==> build 96: inputs <==
## buck_converter_top
module buck_converter_top #(
    parameter CLK_FREQ = 100_000_000,
    parameter PWM_FREQ = 100_000,
    parameter V_REF = 12'd2048,
    parameter KP = 16'd100,
    parameter KI = 16'd10,
    parameter KD = 16'd5
)(
    input wire clk,
    input wire rst_n,
    input wire [11:0] adc_data,
    input wire adc_valid,
    output wire pwm_out,
    output wire [11:0] voltage_monitor,
    output wire [9:0] duty_cycle_monitor
);
Settings: LEC_CHECK=0, ABC_AREA=1, CAP_MARGIN=5, CORE_ASPECT_RATIO=0.83, CORE_MARGIN=2, CORE_UTILIZATION=63, MIN_ROUTING_LAYER=met1, PLACE_DENSITY_LB_ADDON=0.22, SETUP_SLACK_MARGIN=2.01, SLEW_MARGIN=40; clock period 7.51 ns.
run.sh (not shown) runs the stock make flow with config.mk's settings and CLKGATE_MAP_FILE=.
==> trial 39 (differences from build 96) <==
Settings changed: ABC_AREA 1 to not set, CAP_MARGIN 5 to 20, CORE_ASPECT_RATIO 0.83 to not set, CORE_UTILIZATION 63 to 40, MIN_ROUTING_LAYER met1 to not set, PLACE_DENSITY_LB_ADDON 0.22 to not set, SETUP_SLACK_MARGIN 2.01 to not set, SLEW_MARGIN 40 to 20.
==> flow/constraint.sdc (replaced) <==
create_clock -name core_clock -period 4.89 [get_ports {clk}]
set_input_delay 0.9780 -clock core_clock [delete_from_list [all_inputs] [get_ports {clk}]]
set_output_delay 0.9780 -clock core_clock [all_outputs]
set_load 0.01 [all_outputs]
==> results <==
Routed wire length: trial 39 is smaller than build 96 (about 17%). Of build 96 and trial 39, build 96 has the higher cell count (gap 19%, measured against trial 39). In build 96 the worst hold slack is worse than in trial 39, by 0.0049 ns. Trial 39 went through all stages and came out clean. Build 96 finished clean. Of trial 39 and build 96, build 96 has the higher setup slack (gap 2.8 ns). Between trial 39 and build 96, the lower first-iteration DRC count is in trial 39 (gap 48%, measured against build 96). Clock skew is about the same in build 96 and trial 39. Against build 96, the global-route usage of trial 39 is lower by 13 points.
==> figures <==
| quantity | build 96 | trial 39 |
|---|---|---|
| Setup slack of the critical path after layout | 3.17 ns | 0.321 ns |
| Clock latency on the worst-skew pair | 0.45 ns | 0.44 ns |
| Mean area per synthesized cell | 7.53 um2 | 9.58 um2 |
| Drt first-iter violations | 1000 | 525 |
| Crit path largest cell delay | 0.58 ns | 0.45 ns |
| Sequential element share of the synthesized area | 28.5% | 30.5% |
| Xor and xnor fraction of the mapped netlist area | 3.26% | 6.17% |
| Post-synth area from yosys stat | 16900 um2 | 15800 um2 |
| Synthesized netlist cell count | 2241 | 1645 |
| Dpl cell area | 17500 um2 | 16700 um2 |
| Status | timing/DRC/antenna clean | timing/DRC/antenna clean |
| Mi-comb count | 1660 | 1237 |
| Critical path buffers and inverters | 4 | 1 |


==> run a: inputs <==
Starting RTL as in the previous note.
==> flow/design.v (excerpt) <==
module buck_converter_top #(
    parameter CLK_FREQ = 100_000_000,
    parameter PWM_FREQ = 100_000,
    parameter V_REF = 12'd2048,
    parameter KP = 16'd100,
    parameter KI = 16'd10,
    parameter KD = 16'd5
)(
    input wire clk,
    input wire rst_n,
    input wire [11:0] adc_data,
    input wire adc_valid,
    output wire pwm_out,
    output wire [11:0] voltage_monitor,
    output wire [9:0] duty_cycle_monitor
);
make LEC_CHECK=0 ABC_AREA=1 CAP_MARGIN=0 CELL_PAD_IN_SITES_DETAIL_PLACEMENT=0 CELL_PAD_IN_SITES_GLOBAL_PLACEMENT=0 CORE_ASPECT_RATIO=1.03 CORE_MARGIN=2 CORE_UTILIZATION=72 CTS_CLUSTER_DIAMETER=56 GPL_ROUTABILITY_DRIVEN=1 GPL_TIMING_DRIVEN=1 MAX_ROUTING_LAYER=met5 PLACE_DENSITY_LB_ADDON=0.16 SETUP_SLACK_MARGIN=-0.08 SLEW_MARGIN=25 finish   # period 2.59 ns
==> run b: changes against run a <==
- ABC_AREA: 1 -> not set
- CAP_MARGIN: 0 -> 20
- CORE_ASPECT_RATIO: 1.03 -> not set
- CORE_MARGIN: 2 -> 3
- PLACE_DENSITY: not set -> 0.67
- PLACE_DENSITY_LB_ADDON: 0.16 -> not set
- SETUP_SLACK_MARGIN: -0.08 -> 0.25
==> flow/constraint.sdc (replaced) <==
create_clock -name core_clock -period 4.42 [get_ports {clk}]
set_input_delay 0.8840 -clock core_clock [delete_from_list [all_inputs] [get_ports {clk}]]
set_output_delay 0.8840 -clock core_clock [all_outputs]
set_load 0.01 [all_outputs]
==> summary of the runs <==
- Run b produced a clean layout. Run a did not get past clock tree synthesis (4_1_cts) (DPL-0038).
- Die size: run a is higher than run b (about 4%).
- Synthesized cell count: run a is higher than run b (36%).
- Of run b and run a, run a has the higher synthesized area (gap 6.5%, measured against run a).


==> trial 36 <==
==> flow/design.v <==
module adc_interface (
    input wire clk,
    input wire rst_n,
    input wire [11:0] adc_data,
    input wire adc_valid,
    output reg [11:0] voltage_fb,
    output reg data_ready
);
    always @(posedge clk or negedge rst_n) begin
        if (!rst_n) begin
            voltage_fb <= 12'd0;
            data_ready <= 1'b0;
        end else begin
            if (adc_valid) begin
                voltage_fb <= adc_data;
                data_ready <= 1'b1;
            end else begin
                data_ready <= 1'b0;
            end
        end
    end
endmodule
module pid_controller #(
    parameter DATA_WIDTH = 12,
    parameter KP = 16'd100,
    parameter KI = 16'd10,
    parameter KD = 16'd5,
    parameter SETPOINT = 12'd2048
)(
    input wire clk,
    input wire rst_n,
    input wire [DATA_WIDTH-1:0] feedback,
    input wire fb_valid,
    output reg [9:0] control_out,
    output reg out_valid
);
    reg signed [DATA_WIDTH:0] error;
    reg signed [DATA_WIDTH:0] prev_error;
    reg signed [31:0] integral;
    reg signed [DATA_WIDTH:0] derivative;
    reg signed [31:0] p_term, i_term, d_term;
    reg signed [31:0] pid_sum;
    always @(posedge clk or negedge rst_n) begin
        if (!rst_n) begin
            error <= 0;
            prev_error <= 0;
            integral <= 0;
            derivative <= 0;
            p_term <= 0;
            i_term <= 0;
            d_term <= 0;
            pid_sum <= 0;
            control_out <= 10'd512;
            out_valid <= 1'b0;
        end else if (fb_valid) begin
            error <= SETPOINT - feedback;
            prev_error <= error;
            if (integral + error > 32'sd100000)
                integral <= 32'sd100000;
            else if (integral + error < -32'sd100000)
                integral <= -32'sd100000;
            else
                integral <= integral + error;
            derivative <= error - prev_error;
            p_term <= ($signed({16'd0, KP}) * error) >>> 8;
            i_term <= ($signed({16'd0, KI}) * integral) >>> 16;
            d_term <= ($signed({16'd0, KD}) * derivative) >>> 8;
            pid_sum <= p_term + i_term + d_term + 32'sd512;
            if (pid_sum > 32'sd1023)
                control_out <= 10'd1023;
            else if (pid_sum < 32'sd0)
                control_out <= 10'd0;
            else
                control_out <= pid_sum[9:0];
            out_valid <= 1'b1;
        end else begin
            out_valid <= 1'b0;
        end
    end
endmodule
module pwm_generator #(
    parameter CLK_FREQ = 100_000_000,
    parameter PWM_FREQ = 100_000,
    parameter PWM_RESOLUTION = 10
)(
    input wire clk,
    input wire rst_n,
    input wire [PWM_RESOLUTION-1:0] duty_cycle,
    output reg pwm_out
);
    localparam COUNTER_MAX = CLK_FREQ / PWM_FREQ;
    reg [$clog2(COUNTER_MAX)-1:0] counter;
    reg [PWM_RESOLUTION-1:0] duty_reg;
    reg [PWM_RESOLUTION-1:0] compare_val;
    always @(posedge clk or negedge rst_n) begin
        if (!rst_n) begin
            counter <= 0;
            duty_reg <= 0;
            compare_val <= 0;
            pwm_out <= 1'b0;
        end else begin
            if (counter < COUNTER_MAX - 1) begin
                counter <= counter + 1;
            end else begin
                counter <= 0;
                duty_reg <= duty_cycle;
            end
            compare_val <= (duty_reg * COUNTER_MAX) >> PWM_RESOLUTION;
            pwm_out <= (counter < compare_val) ? 1'b1 : 1'b0;
        end
    end
endmodule
module buck_converter_top #(
    parameter CLK_FREQ = 100_000_000,
    parameter PWM_FREQ = 100_000,
    parameter V_REF = 12'd2048,
    parameter KP = 16'd100,
    parameter KI = 16'd10,
    parameter KD = 16'd5
)(
    input wire clk,
    input wire rst_n,
    input wire [11:0] adc_data,
    input wire adc_valid,
    output wire pwm_out,
    output wire [11:0] voltage_monitor,
    output wire [9:0] duty_cycle_monitor
);
    wire [11:0] voltage_fb;
    wire adc_ready;
    wire [9:0] duty_cycle;
    wire pid_valid;
    adc_interface adc_if (
        .clk(clk),
        .rst_n(rst_n),
        .adc_data(adc_data),
        .adc_valid(adc_valid),
        .voltage_fb(voltage_fb),
        .data_ready(adc_ready)
    );
    pid_controller #(
        .DATA_WIDTH(12),
        .KP(KP),
        .KI(KI),
        .KD(KD),
        .SETPOINT(V_REF)
    ) pid_ctrl (
        .clk(clk),
        .rst_n(rst_n),
        .feedback(voltage_fb),
        .fb_valid(adc_ready),
        .control_out(duty_cycle),
        .out_valid(pid_valid)
    );
    pwm_generator #(
        .CLK_FREQ(CLK_FREQ),
        .PWM_FREQ(PWM_FREQ),
        .PWM_RESOLUTION(10)
    ) pwm_gen (
        .clk(clk),
        .rst_n(rst_n),
        .duty_cycle(duty_cycle),
        .pwm_out(pwm_out)
    );
    assign voltage_monitor = voltage_fb;
    assign duty_cycle_monitor = duty_cycle;
endmodule
==> flow/run.sh <==
#!/bin/bash
# the make line also repeats each setting of config.mk as NAME=value (left out here)
make -C /OpenROAD-flow-scripts/flow DESIGN_CONFIG=/design/flow/config.mk WORK_HOME=/design/flow/orfs CLKGATE_MAP_FILE= finish
==> flow/config.mk <==
export PLATFORM = sky130hd
export DESIGN_NAME = buck_converter_top
export DESIGN_NICKNAME = buck_converter_top
export VERILOG_FILES = /design/flow/design.v
export SDC_FILE = /design/flow/constraint.sdc
export NUM_CORES = 4
export LEC_CHECK = 0
export CAP_MARGIN = 20
export CORE_MARGIN = 2
export CORE_UTILIZATION = 72
export CTS_CLUSTER_DIAMETER = 33
export PLACE_DENSITY_LB_ADDON = 0.25
export SETUP_SLACK_MARGIN = 1.19
export SLEW_MARGIN = 20
==> flow/constraint.sdc <==
create_clock -name core_clock -period 4.02 [get_ports {clk}]
set_input_delay 0.8040 -clock core_clock [delete_from_list [all_inputs] [get_ports {clk}]]
set_output_delay 0.8040 -clock core_clock [all_outputs]
set_load 0.01 [all_outputs]
==> inputs of build 49, as changes to trial 36 <==
Settings changed: CTS_CLUSTER_DIAMETER 33 to 47, PLACE_DENSITY from default to 0.94, PLACE_DENSITY_LB_ADDON 0.25 to default, SETUP_SLACK_MARGIN 1.19 to default.
==> flow/constraint.sdc (replaced) <==
create_clock -name core_clock -period 4.05 [get_ports {clk}]
set_input_delay 0.8100 -clock core_clock [delete_from_list [all_inputs] [get_ports {clk}]]
set_output_delay 0.8100 -clock core_clock [all_outputs]
set_load 0.01 [all_outputs]
==> inputs of build 20, as changes to trial 36 <==
Settings changed: CORE_UTILIZATION 72 to 71, CTS_CLUSTER_DIAMETER 33 to default, CTS_CLUSTER_SIZE from default to 15, PLACE_DENSITY_LB_ADDON 0.25 to default, SETUP_SLACK_MARGIN 1.19 to 0.77.
==> flow/constraint.sdc (replaced) <==
create_clock -name core_clock -period 6.17 [get_ports {clk}]
set_input_delay 1.2340 -clock core_clock [delete_from_list [all_inputs] [get_ports {clk}]]
set_output_delay 1.2340 -clock core_clock [all_outputs]
set_load 0.01 [all_outputs]
==> comparison table <==
Area of the core region: build 49 0.0217 sq mm; build 20 0.0218 sq mm; trial 36 0.0217 sq mm
Met2 Routed Length: build 49 28100 um; build 20 16300 um; trial 36 -
Pin slew with the least headroom to its limit: build 49 1140 ps; build 20 945 ps; trial 36 -
Number of standard cells in the final layout excluding fillers: build 49 2154; build 20 1948; trial 36 -
Worst hold slack across all endpoints: build 49 381 ps; build 20 491 ps; trial 36 -
Result of the run: build 49 complete, but fails checks; build 20 timing/DRC/antenna clean; trial 36 did not finish
Failing step: build 49 -; build 20 -; trial 36 global routing
Reasons for failing layout checks: build 49 negative setup slack; build 20 -; trial 36 -
Overall via count from detail_route: build 49 16724; build 20 11889; trial 36 -
Fin crit period: build 49 5720 ps; build 20 4820 ps; trial 36 -
Portion of the layout cell area used by non-clock buffers: build 49 10.3%; build 20 2.54%; trial 36 -
Count of unresolved DRC violations after routing: build 49 0; build 20 0; trial 36 -
CP required: build 49 4370 ps; build 20 6490 ps; trial 36 -
Non-clock inverter total of the final layout: build 49 163; build 20 163; trial 36 -
Total setup violations reported at the end of the flow: build 49 62; build 20 0; trial 36 -
Final-layout clock-cell area share: build 49 2.97%; build 20 3.83%; trial 36 -
Non-clock buffers: build 49 246; build 20 44; trial 36 -
